==> quartz <==
==> flow/design.v (excerpt) <==
module usb_interface_v1_0 #
(
	parameter RESET_CYCLES = 100,
	parameter  C_M00_AXI_START_DATA_VALUE	= 32'h00000000,
	parameter  C_M00_AXI_TARGET_SLAVE_BASE_ADDR	= 32'h00000000,
	parameter integer C_M00_AXI_ADDR_WIDTH	= 32,
	parameter integer C_M00_AXI_DATA_WIDTH	= 32,
	parameter integer C_M00_AXI_TRANSACTIONS_NUM	= 4
) (
	input wire [(8 - 1):0] usb_data_in,
	output wire [(8 - 1):0] usb_data_out,
	output wire usb_data_oe,
	input wire [(1 + 4 + 4 + 16)-8-1:0] usb_addr,
	input wire usb_rd_n,
	input wire usb_wr_n,
	input wire usb_ce_n,
	output wire sw_reset_n,
	input wire  m00_axi_aclk,
	input wire  m00_axi_aresetn,
	output wire [C_M00_AXI_ADDR_WIDTH-1 : 0] m00_axi_awaddr,
	output wire [2 : 0] m00_axi_awprot,
	output wire  m00_axi_awvalid,
	input wire  m00_axi_awready,
	output wire [C_M00_AXI_DATA_WIDTH-1 : 0] m00_axi_wdata,
	output wire [C_M00_AXI_DATA_WIDTH/8-1 : 0] m00_axi_wstrb,
	output wire  m00_axi_wvalid,
	input wire  m00_axi_wready,
	input wire [1 : 0] m00_axi_bresp,
	input wire  m00_axi_bvalid,
	output wire  m00_axi_bready,
	output wire [C_M00_AXI_ADDR_WIDTH-1 : 0] m00_axi_araddr,
	output wire [2 : 0] m00_axi_arprot,
	output wire  m00_axi_arvalid,
	input wire  m00_axi_arready,
	input wire [C_M00_AXI_DATA_WIDTH-1 : 0] m00_axi_rdata,
	input wire [1 : 0] m00_axi_rresp,
	input wire  m00_axi_rvalid,
	output wire  m00_axi_rready
);
==> flow/config.mk <==
export PLATFORM = sky130hd
export DESIGN_NAME = usb_interface_v1_0
export DESIGN_NICKNAME = usb_interface_v1_0
export VERILOG_FILES = /design/flow/design.v
export SDC_FILE = /design/flow/constraint.sdc
export NUM_CORES = 4
export LEC_CHECK = 0
export CAP_MARGIN = 20
export CELL_PAD_IN_SITES_GLOBAL_PLACEMENT = 0
export CORE_ASPECT_RATIO = 1.11
export CORE_MARGIN = 8
export CORE_UTILIZATION = 53
export CTS_CLUSTER_DIAMETER = 75
export GPL_ROUTABILITY_DRIVEN = 1
export PLACE_DENSITY_LB_ADDON = 0.18
export SLEW_MARGIN = 20
export TNS_END_PERCENT = 35
==> flow/constraint.sdc <==
create_clock -name core_clock -period 7.79 [get_ports {m00_axi_aclk}]
set_input_delay 1.5580 -clock core_clock [delete_from_list [all_inputs] [get_ports {m00_axi_aclk}]]
set_output_delay 1.5580 -clock core_clock [all_outputs]
set_load 0.01 [all_outputs]
run.sh (not shown) runs the stock make flow with config.mk's settings and CLKGATE_MAP_FILE=.
==> sierra: changes against quartz <==
- CAP_MARGIN: 20 -> 40
- CELL_PAD_IN_SITES_GLOBAL_PLACEMENT: 0 -> default
- CORE_ASPECT_RATIO: 1.11 -> default
- CORE_MARGIN: 8 -> 2
- CORE_UTILIZATION: 53 -> 72
- CTS_CLUSTER_DIAMETER: 75 -> default
- CTS_CLUSTER_SIZE: default -> 68
- GPL_ROUTABILITY_DRIVEN: 1 -> default
- HOLD_SLACK_MARGIN: default -> 0.25
- PLACE_DENSITY: default -> 0.83
- PLACE_DENSITY_LB_ADDON: 0.18 -> default
- TNS_END_PERCENT: 35 -> 5
==> flow/constraint.sdc (replaced) <==
create_clock -name core_clock -period 3.05 [get_ports {m00_axi_aclk}]
set_input_delay 0.6100 -clock core_clock [delete_from_list [all_inputs] [get_ports {m00_axi_aclk}]]
set_output_delay 0.6100 -clock core_clock [all_outputs]
set_load 0.01 [all_outputs]
==> willow: changes against quartz <==
- ABC_AREA: default -> 1
- CELL_PAD_IN_SITES_GLOBAL_PLACEMENT: 0 -> default
- CORE_ASPECT_RATIO: 1.11 -> default
- CORE_MARGIN: 8 -> 10
- CORE_UTILIZATION: 53 -> 40
- CTS_CLUSTER_DIAMETER: 75 -> default
- GPL_ROUTABILITY_DRIVEN: 1 -> default
- HOLD_SLACK_MARGIN: default -> 0.16
- PLACE_DENSITY: default -> 0.6
- PLACE_DENSITY_LB_ADDON: 0.18 -> default
- TNS_END_PERCENT: 35 -> default
==> flow/constraint.sdc (replaced) <==
create_clock -name core_clock -period 10.0 [get_ports {m00_axi_aclk}]
set_input_delay 2.0000 -clock core_clock [delete_from_list [all_inputs] [get_ports {m00_axi_aclk}]]
set_output_delay 2.0000 -clock core_clock [all_outputs]
set_load 0.01 [all_outputs]
==> run notes <==
yosys + openroad results -> post-layout worst setup margin -249 ps, and+or+nand+nor area frac about 8%, number of setup violations in the final report 23, post-synthesis adder-cell area fraction 1.77%, via-per-instance ratio 7.26, register area 33100 µm², violated checks setup timing, result of the run failed layout checks, combinational gate area around 28000 µm²
[end of results for sierra]
==> run notes <==
yosys + openroad results -> register area 33100 µm², result of the run timing/DRC/antenna clean, post-synthesis adder-cell area fraction 1.75%, and+or+nand+nor area frac 23.9%
[end of results for willow]
==> run notes <==
yosys + openroad results -> post-synthesis adder-cell area fraction 1.77%, via-per-instance ratio 6.41, combinational gate area approximately 27000 µm², result of the run timing/DRC/antenna clean, register area between 30000 and 40000 µm², and+or+nand+nor area frac 7.92%, post-layout worst setup margin 2970 ps
[end of results for quartz]

* * *

==> run G: inputs <==
Starting RTL as in the previous note.
Design usb_interface_v1_0, start of the top module:
module usb_interface_v1_0 #
(
	parameter RESET_CYCLES = 100,
	parameter  C_M00_AXI_START_DATA_VALUE	= 32'h00000000,
	parameter  C_M00_AXI_TARGET_SLAVE_BASE_ADDR	= 32'h00000000,
	parameter integer C_M00_AXI_ADDR_WIDTH	= 32,
	parameter integer C_M00_AXI_DATA_WIDTH	= 32,
	parameter integer C_M00_AXI_TRANSACTIONS_NUM	= 4
) (
	input wire [(8 - 1):0] usb_data_in,
	output wire [(8 - 1):0] usb_data_out,
	output wire usb_data_oe,
	input wire [(1 + 4 + 4 + 16)-8-1:0] usb_addr,
	input wire usb_rd_n,
	input wire usb_wr_n,
	input wire usb_ce_n,
	output wire sw_reset_n,
	input wire  m00_axi_aclk,
	input wire  m00_axi_aresetn,
	output wire [C_M00_AXI_ADDR_WIDTH-1 : 0] m00_axi_awaddr,
	output wire [2 : 0] m00_axi_awprot,
	output wire  m00_axi_awvalid,
	input wire  m00_axi_awready,
	output wire [C_M00_AXI_DATA_WIDTH-1 : 0] m00_axi_wdata,
	output wire [C_M00_AXI_DATA_WIDTH/8-1 : 0] m00_axi_wstrb,
	output wire  m00_axi_wvalid,
	input wire  m00_axi_wready,
	input wire [1 : 0] m00_axi_bresp,
	input wire  m00_axi_bvalid,
	output wire  m00_axi_bready,
	output wire [C_M00_AXI_ADDR_WIDTH-1 : 0] m00_axi_araddr,
	output wire [2 : 0] m00_axi_arprot,
	output wire  m00_axi_arvalid,
	input wire  m00_axi_arready,
	input wire [C_M00_AXI_DATA_WIDTH-1 : 0] m00_axi_rdata,
	input wire [1 : 0] m00_axi_rresp,
	input wire  m00_axi_rvalid,
	output wire  m00_axi_rready
);
	wire [(32 - 1):0] w_addr_from_usb;
	wire [(32 - 1):0] w_usb_write_data;
	wire w_usb_write_valid;
	wire w_usb_write_ready;
	wire [(32 - 1):0] w_usb_read_data;
	wire w_usb_read_req;
	wire w_usb_read_valid;
	wire w_is_output;
	wire [(8 - 1):0] w_usb_in_data;
	wire [(8 - 1):0] w_usb_out_data;
	usb_interface_v1_0_M00_AXI # (
		.C_M_START_DATA_VALUE(C_M00_AXI_START_DATA_VALUE),
		.C_M_TARGET_SLAVE_BASE_ADDR(C_M00_AXI_TARGET_SLAVE_BASE_ADDR),
		.C_M_AXI_ADDR_WIDTH(C_M00_AXI_ADDR_WIDTH),
  ...
Settings: LEC_CHECK=0, CAP_MARGIN=30, CELL_PAD_IN_SITES_DETAIL_PLACEMENT=1, CELL_PAD_IN_SITES_GLOBAL_PLACEMENT=1, CORE_ASPECT_RATIO=1.17, CORE_MARGIN=2, CORE_UTILIZATION=41, CTS_CLUSTER_SIZE=46, GPL_ROUTABILITY_DRIVEN=1, MIN_ROUTING_LAYER=met2, PLACE_DENSITY_LB_ADDON=0.23, SETUP_SLACK_MARGIN=-0.44, SLEW_MARGIN=10, TNS_END_PERCENT=10; clock period 7.02 ns.
==> run R (differences from run G) <==
Settings changed: CAP_MARGIN 30 to 15, CELL_PAD_IN_SITES_DETAIL_PLACEMENT 1 to unset, CELL_PAD_IN_SITES_GLOBAL_PLACEMENT 1 to unset, CORE_ASPECT_RATIO 1.17 to unset, CORE_UTILIZATION 41 to 72, CTS_CLUSTER_SIZE 46 to 68, GPL_ROUTABILITY_DRIVEN 1 to unset, HOLD_SLACK_MARGIN set to -0.08, MIN_ROUTING_LAYER met2 to unset, PLACE_DENSITY_LB_ADDON 0.23 to unset, SETUP_SLACK_MARGIN -0.44 to unset, SLEW_MARGIN 10 to 20, TNS_END_PERCENT 10 to 5.
==> flow/constraint.sdc (replaced) <==
create_clock -name core_clock -period 3.05 [get_ports {m00_axi_aclk}]
set_input_delay 0.6100 -clock core_clock [delete_from_list [all_inputs] [get_ports {m00_axi_aclk}]]
set_output_delay 0.6100 -clock core_clock [all_outputs]
set_load 0.01 [all_outputs]
==> run M (differences from run G) <==
Settings changed: CAP_MARGIN 30 to 20, CELL_PAD_IN_SITES_DETAIL_PLACEMENT 1 to unset, CELL_PAD_IN_SITES_GLOBAL_PLACEMENT 1 to unset, CORE_ASPECT_RATIO 1.17 to unset, CORE_UTILIZATION 41 to 66, CTS_CLUSTER_SIZE 46 to unset, GPL_ROUTABILITY_DRIVEN 1 to unset, MIN_ROUTING_LAYER met2 to unset, PLACE_DENSITY_LB_ADDON 0.23 to unset, SETUP_SLACK_MARGIN -0.44 to 0.84, SLEW_MARGIN 10 to 20, TNS_END_PERCENT 10 to unset.
==> flow/constraint.sdc (replaced) <==
create_clock -name core_clock -period 3.39 [get_ports {m00_axi_aclk}]
set_input_delay 0.6780 -clock core_clock [delete_from_list [all_inputs] [get_ports {m00_axi_aclk}]]
set_output_delay 0.6780 -clock core_clock [all_outputs]
set_load 0.01 [all_outputs]
==> run F (differences from run G) <==
Settings changed: CELL_PAD_IN_SITES_GLOBAL_PLACEMENT 1 to 3, CORE_ASPECT_RATIO 1.17 to 1.06, CTS_CLUSTER_SIZE 46 to 62, GPL_TIMING_DRIVEN set to 0, MAX_ROUTING_LAYER set to met4, MIN_ROUTING_LAYER met2 to met1, SLEW_MARGIN 10 to 40, TNS_END_PERCENT 10 to 60.
==> summary of the runs <==
Run F completed without violations. Run M produced a layout that fails on negative setup slack. Run G completed with no timing, DRC or antenna violations. Run R completed and failed the layout checks on negative setup slack. Against run M, the register-to-register slack of run F is better by 2300 ps. In run G the cell area is lower than in run R, by 2.9%. The lowest wire length belongs to run R, the highest to run F. Sequential share of layout area: run R is lower than run F (0.38 points). Flip-flop count is the same in run F and run G. The lowest setup slack belongs to run R, the highest to run G. Against run F, the worst hold slack of run R is lower by 2.4 ps. Synthesized cell count is the same in run G and run R. In synthesized area, run R and run G do not differ. Against run R, the first-iteration DRC count of run G is larger by about 90%.
